## unified_computing_system
module unified_computing_system (
    input      [15:0] d_a,           
    input      [15:0] d_b,           
    input      [1:0]  op_code,       
    input             clk,
    input             rstn,
    input             en_a,           
    input             en_b,           
    input             en_result,      
    input             cin,            
    input             bin,            
    output reg [31:0] result,         
    output reg [15:0] remainder,      
    output reg        cout,           
    output reg        bout,           
    output reg        overflow_flag,  
    output reg        error_flag      
);
    wire [15:0] q_a;            
    wire [15:0] q_b;            
    wire [15:0] sum_result;
    wire        sum_cout;
    wire [15:0] diff_result;
    wire        diff_bout;
    wire [31:0] product_result;
    wire [15:0] quotient_result;
    wire [15:0] remainder_result;
    reg [31:0] temp_result;
    reg [15:0] temp_remainder;
    reg        temp_cout;
    reg        temp_bout;
    reg        temp_overflow;
    reg        temp_error;
    dff_16bit register_a_inst (
        .d   (d_a),
        .clk (clk),
        .rstn(rstn),
        .en  (en_a),
        .q   (q_a)
    );
    dff_16bit register_b_inst (
        .d   (d_b),
        .clk (clk),
        .rstn(rstn),
        .en  (en_b),
        .q   (q_b)
    );
    adder_16bits adder_inst (
        .a   (q_a),
        .b   (q_b),
        .cin (cin),
        .sum (sum_result),
        .cout(sum_cout)
    );
    subtractor_16bits subtractor_inst (
        .a    (q_a),
        .b    (q_b),
        .bin  (bin),
        .diff (diff_result),
        .bout (diff_bout)
    );
    multiplier_16bits multiplier_inst (
        .a      (q_a),
        .b      (q_b),
        .product(product_result)
    );
    divider_16bits divider_inst (
        .dividend (q_a),
        .divisor  (q_b),
        .quotient (quotient_result),
        .remainder(remainder_result)
    );
    always @(*) begin
  ...
For scale: roughly 3100 cells after synthesis, ~93 I/O pins.
clock: 10.7 ns
lec_check: 0
abc_area: 1
cap_margin: 20
core_aspect_ratio: 0.5
core_margin: 2
core_utilization: 72
cts_cluster_diameter: 375
cts_cluster_size: 10
hold_slack_margin: 0.3
setup_slack_margin: 3.17
slew_margin: 20
tns_end_percent: 10
run.sh (not shown) runs the stock make flow with config.mk's settings and CLKGATE_MAP_FILE=.
The starting point never finished: it broke off in 4_1_cts.
Change:
==> flow/config.mk (replaced) <==
export PLATFORM = sky130hd
export DESIGN_NAME = unified_computing_system
export DESIGN_NICKNAME = unified_computing_system
export VERILOG_FILES = /design/flow/design.v
export SDC_FILE = /design/flow/constraint.sdc
export NUM_CORES = 4
export LEC_CHECK = 0
export CAP_MARGIN = 20
export CORE_MARGIN = 2
export CORE_UTILIZATION = 69
export SLEW_MARGIN = 20
==> flow/constraint.sdc (replaced) <==
create_clock -name core_clock -period 25.9 [get_ports {clk}]
set_input_delay 5.1800 -clock core_clock [delete_from_list [all_inputs] [get_ports {clk}]]
set_output_delay 5.1800 -clock core_clock [all_outputs]
set_load 0.01 [all_outputs]
What happened: The new run ran to the end with violations: setup timing. Die area is lower slightly. Area after synthesis is lower by a few percent. Synthesized cell count is lower by about a fifth.
Change:
--- a/flow/config.mk
+++ b/flow/config.mk
@@ -9,3 +9,3 @@
 export CORE_MARGIN = 2
-export CORE_UTILIZATION = 69
+export CORE_UTILIZATION = 65
 export SLEW_MARGIN = 20
==> flow/constraint.sdc (replaced) <==
create_clock -name core_clock -period 21.2 [get_ports {clk}]
set_input_delay 4.2400 -clock core_clock [delete_from_list [all_inputs] [get_ports {clk}]]
set_output_delay 4.2400 -clock core_clock [all_outputs]
set_load 0.01 [all_outputs]
=> The changed run ran to the end with violations: setup timing. Core utilization went up by 5.6 points. Via count went up by 18%. First-iteration DRC count went up by 48%. Die size went up by 6.0%. Worst setup slack got worse by 5.4 ns. Count of clock-buffer cells in the layout went down by 1.
Change:
--- a/flow/config.mk
+++ b/flow/config.mk
@@ -9,3 +9,4 @@
 export CORE_MARGIN = 2
-export CORE_UTILIZATION = 65
+export CORE_UTILIZATION = 72
+export PLACE_DENSITY_LB_ADDON = 0.01
 export SLEW_MARGIN = 20
==> flow/constraint.sdc (replaced) <==
create_clock -name core_clock -period 26.5 [get_ports {clk}]
set_input_delay 5.3000 -clock core_clock [delete_from_list [all_inputs] [get_ports {clk}]]
set_output_delay 5.3000 -clock core_clock [all_outputs]
set_load 0.01 [all_outputs]
The changed run finished but failed the layout checks on setup timing.
Hold slack got worse by 0.034 ns.
Die size falls by 9.5%.
Setup slack improved by 5.7 ns.
Core utilization falls by 4.4 points.
Via count falls by 15%.

========
Starting RTL as in the previous note.
Settings: LEC_CHECK=0, CAP_MARGIN=20, CELL_PAD_IN_SITES_GLOBAL_PLACEMENT=0, CORE_MARGIN=2, CORE_UTILIZATION=56, GPL_ROUTABILITY_DRIVEN=0, PLACE_DENSITY=0.81, SETUP_SLACK_MARGIN=3.71, SLEW_MARGIN=20; clock period 22.8 ns.
The first run reached the layout checks and failed them: negative setup slack.
Edit:
Settings changed: CELL_PAD_IN_SITES_GLOBAL_PLACEMENT 0 to default, CORE_UTILIZATION 56 to 12, GPL_ROUTABILITY_DRIVEN 0 to default, PLACE_DENSITY 0.81 to default, SETUP_SLACK_MARGIN 3.71 to default.
Clock period 22.8 ns to 33.5 ns, I/O delays scaled along.
Effect: This time the run went through all stages and came out clean; non-clock buffer count drops by 528; sequential cell count does not change; global-route usage drops by 34 points.
Edit:
Settings changed: ABC_AREA from default to 1, CORE_UTILIZATION 12 to 40, GPL_ROUTABILITY_DRIVEN from default to 0.
Clock period 33.5 ns to 26.0 ns, I/O delays scaled along.
=> The new run ran to the end with no violations. Die size is lower by 68%. First-iteration DRC count rose by 1.1%. Hold slack is worse by 0.0074 ns. Wire length shrinks by 12%. Utilization grows by 33 points.
Edit:
Settings changed: ABC_AREA 1 to default, CORE_UTILIZATION 40 to 68, GPL_ROUTABILITY_DRIVEN 0 to default, PLACE_DENSITY_LB_ADDON from default to 0.07, TNS_END_PERCENT from default to 5.
After rerunning: Now the flow finished but failed the layout checks on negative setup slack. Worst hold slack gains 0.032 ns. First-iteration DRC count climbs by 74%. Cell count falls by 19%. Clock skew fell by 0.0039 ns. Die size goes down by 43%. Setup slack gets worse by 2.2 ns. Clock-buffer cell count went down by 1. Utilization came out higher by 35 points. Via count grows by 5.6%.
